==> inputs of v17 <==
==> flow/design.v (excerpt) <==
module cpu (
    input  clk,
    input  rst_n,
    input  [31:0] instr,
    input  [31:0] ram_data2,
    input  [10:0] start_pc,
    input  [3:0]  reg_addr,   
    output logic         waiting,
    output logic         ram_w_en1,
    output logic         ram_w_en2,
    output logic [10:0]  ram_addr2,
    output logic [31:0]  ram_in2,
    output logic [31:0]  status_out,
    output logic [31:0]  datapath_out,
    output logic [10:0]  pc_out,
    output logic [31:0]  reg_output
);
export LEC_CHECK = 0
export CAP_MARGIN = 20
export CELL_PAD_IN_SITES_DETAIL_PLACEMENT = 1
export CORE_ASPECT_RATIO = 0.52
export CORE_MARGIN = 3
export CORE_UTILIZATION = 67
export CTS_CLUSTER_DIAMETER = 328
export CTS_CLUSTER_SIZE = 17
export GPL_ROUTABILITY_DRIVEN = 1
export GPL_TIMING_DRIVEN = 0
export MAX_ROUTING_LAYER = met4
export MIN_ROUTING_LAYER = met2
export PLACE_DENSITY_LB_ADDON = 0.26
export SETUP_SLACK_MARGIN = 1.77
export SLEW_MARGIN = 10
export TNS_END_PERCENT = 90
create_clock -name core_clock -period 7.01 [get_ports {clk}]
run.sh (not shown) runs the stock make flow with config.mk's settings and CLKGATE_MAP_FILE=.
==> v21 (differences from v17) <==
==> flow/config.mk (replaced) <==
export PLATFORM = sky130hd
export DESIGN_NAME = cpu
export DESIGN_NICKNAME = cpu
export VERILOG_FILES = /design/flow/design.v
export SDC_FILE = /design/flow/constraint.sdc
export NUM_CORES = 4
export LEC_CHECK = 0
export CAP_MARGIN = 15
export CORE_MARGIN = 2
export CORE_UTILIZATION = 69
export CTS_CLUSTER_SIZE = 36
export GPL_ROUTABILITY_DRIVEN = 1
export MAX_ROUTING_LAYER = met4
export PLACE_DENSITY = 0.64
export SLEW_MARGIN = 20
export TNS_END_PERCENT = 10
==> flow/constraint.sdc (replaced) <==
create_clock -name core_clock -period 8.28 [get_ports {clk}]
set_input_delay 1.6560 -clock core_clock [delete_from_list [all_inputs] [get_ports {clk}]]
set_output_delay 1.6560 -clock core_clock [all_outputs]
set_load 0.01 [all_outputs]
==> notes.md <==
yosys + openroad results -> status stopped before the end, last stage the flow got to 5_1_grt, First Err [ERROR GRT-0116] Global routing finished with congestion. Check the congestion regions in the DRC Viewer., die height 268 um, simple share 10.0%, Yosys cell types 117, die width 268 um, GRT Overall Usage 89.4%, Pre-Place Util 69.9%, total core area 68700 um^2, yosys adder share 3.10%, Site Rows 96, sequential area share after synthesis 35.4%, share of synthesized registers carrying an async set or reset 18.9%
(the above is from v21)
==> notes.md <==
yosys + openroad results -> total core area 70600 um^2, Yosys cell types 117, yosys stat cell total 4497, die height 199 um, status stopped before the end, share of synthesized registers carrying an async set or reset 18.9%, Site Rows 70, First Err [ERROR DPL-0033] detailed placement checks failed during check placement., Pre-Place Util 68.1%, last stage the flow got to 3_5_place_dp, count leader, synth edfxtp_1, flops out of synthesis 592, die width 377 um, simple share 10.0%, yosys adder share 3.10%, IO Count 234
(the above is from v17)


==> exp/sierra <==
Starting RTL as in the previous note.
==> flow/config.mk <==
export PLATFORM = sky130hd
export DESIGN_NAME = cpu
export DESIGN_NICKNAME = cpu
export VERILOG_FILES = /design/flow/design.v
export SDC_FILE = /design/flow/constraint.sdc
export NUM_CORES = 4
export LEC_CHECK = 0
export ABC_AREA = 1
export CAP_MARGIN = 40
export CELL_PAD_IN_SITES_DETAIL_PLACEMENT = 0
export CORE_ASPECT_RATIO = 1.09
export CORE_MARGIN = 2
export CORE_UTILIZATION = 52
export GPL_TIMING_DRIVEN = 0
export MAX_ROUTING_LAYER = met5
export MIN_ROUTING_LAYER = met2
export PLACE_DENSITY_LB_ADDON = 0.11
export SLEW_MARGIN = 20
export TNS_END_PERCENT = 80
==> flow/constraint.sdc <==
create_clock -name core_clock -period 14.0 [get_ports {clk}]
set_input_delay 2.8000 -clock core_clock [delete_from_list [all_inputs] [get_ports {clk}]]
set_output_delay 2.8000 -clock core_clock [all_outputs]
set_load 0.01 [all_outputs]
==> exp/nickel (differences from exp/sierra) <==
==> flow/config.mk (replaced) <==
export PLATFORM = sky130hd
export DESIGN_NAME = cpu
export DESIGN_NICKNAME = cpu
export VERILOG_FILES = /design/flow/design.v
export SDC_FILE = /design/flow/constraint.sdc
export NUM_CORES = 4
export LEC_CHECK = 0
export CAP_MARGIN = 15
export CORE_MARGIN = 2
export CORE_UTILIZATION = 58
export SETUP_SLACK_MARGIN = 1.03
export SLEW_MARGIN = 20
export TNS_END_PERCENT = 5
==> flow/constraint.sdc (replaced) <==
create_clock -name core_clock -period 7.66 [get_ports {clk}]
set_input_delay 1.5320 -clock core_clock [delete_from_list [all_inputs] [get_ports {clk}]]
set_output_delay 1.5320 -clock core_clock [all_outputs]
set_load 0.01 [all_outputs]
==> exp/xenon (differences from exp/sierra) <==
==> flow/config.mk (replaced) <==
export PLATFORM = sky130hd
export DESIGN_NAME = cpu
export DESIGN_NICKNAME = cpu
export VERILOG_FILES = /design/flow/design.v
export SDC_FILE = /design/flow/constraint.sdc
export NUM_CORES = 4
export LEC_CHECK = 0
export CAP_MARGIN = 15
export CORE_MARGIN = 2
export CORE_UTILIZATION = 68
export CTS_CLUSTER_DIAMETER = 362
export CTS_CLUSTER_SIZE = 61
export MAX_ROUTING_LAYER = met4
export SETUP_SLACK_MARGIN = -0.73
export SLEW_MARGIN = 20
export TNS_END_PERCENT = 5
==> flow/constraint.sdc (replaced) <==
create_clock -name core_clock -period 7.72 [get_ports {clk}]
set_input_delay 1.5440 -clock core_clock [delete_from_list [all_inputs] [get_ports {clk}]]
set_output_delay 1.5440 -clock core_clock [all_outputs]
set_load 0.01 [all_outputs]
==> comparison table <==
Outcome: exp/xenon did not finish; exp/sierra did not finish; exp/nickel failed layout checks
Failing step: exp/xenon global routing; exp/sierra global routing; exp/nickel -
Reasons for failing layout checks: exp/xenon -; exp/sierra -; exp/nickel setup timing
Cell area after placement: exp/xenon 56500 um2; exp/sierra 55700 um2; exp/nickel 56800 um2
Routability congestion estimate: exp/xenon 1.15; exp/sierra 1.92; exp/nickel 1.09
Number of standard cells reported by yosys: exp/xenon 4497; exp/sierra 7279; exp/nickel 4497
Number of buffers added on ports: exp/xenon 206; exp/sierra 204; exp/nickel 206
And+or+nand+nor area frac: exp/xenon 10.0%; exp/sierra 20.6%; exp/nickel 10.0%
Mux cell area share: exp/xenon 28.1%; exp/sierra 0.636%; exp/nickel 28.1%
Total clock buffers created by CTS: exp/xenon 13; exp/sierra 66; exp/nickel 67
Post-cts gate resize count: exp/xenon 102; exp/sierra 0; exp/nickel 238
Synth top cell by count: exp/xenon sky130_fd_sc_hd__edfxtp_1; exp/sierra sky130_fd_sc_hd__o21ai_0; exp/nickel sky130_fd_sc_hd__edfxtp_1
Standard-cell row count: exp/xenon 97; exp/sierra 118; exp/nickel 105
Synth Seq Share: exp/xenon 35.4%; exp/sierra 34.3%; exp/nickel 35.4%
Area fraction in full adders, half adders and majority gates: exp/xenon 3.10%; exp/sierra 2.99%; exp/nickel 3.10%
H-tree level count: exp/xenon 1; exp/sierra 3; exp/nickel 3
Chip area line of the yosys report: exp/xenon 48000 um2; exp/sierra 49500 um2; exp/nickel 48000 um2
Cell area after synthesis: exp/xenon 48000 um2; exp/sierra 49500 um2; exp/nickel 48000 um2
Cell count after synthesis: exp/xenon 4497; exp/sierra 7279; exp/nickel 4497
Postcts setup bufs: exp/xenon 19; exp/sierra 0; exp/nickel 19
DP Wirelength: exp/xenon 158000 um; exp/sierra 241000 um; exp/nickel 145000 um
Area of the core: exp/xenon 70000 um2; exp/sierra 94800 um2; exp/nickel 82100 um2
Initial cell density of the core: exp/xenon 68.6%; exp/sierra 52.3%; exp/nickel 58.5%
Worst slack at placement: exp/xenon -1.22 ns; exp/sierra 2.89 ns; exp/nickel -1.11 ns
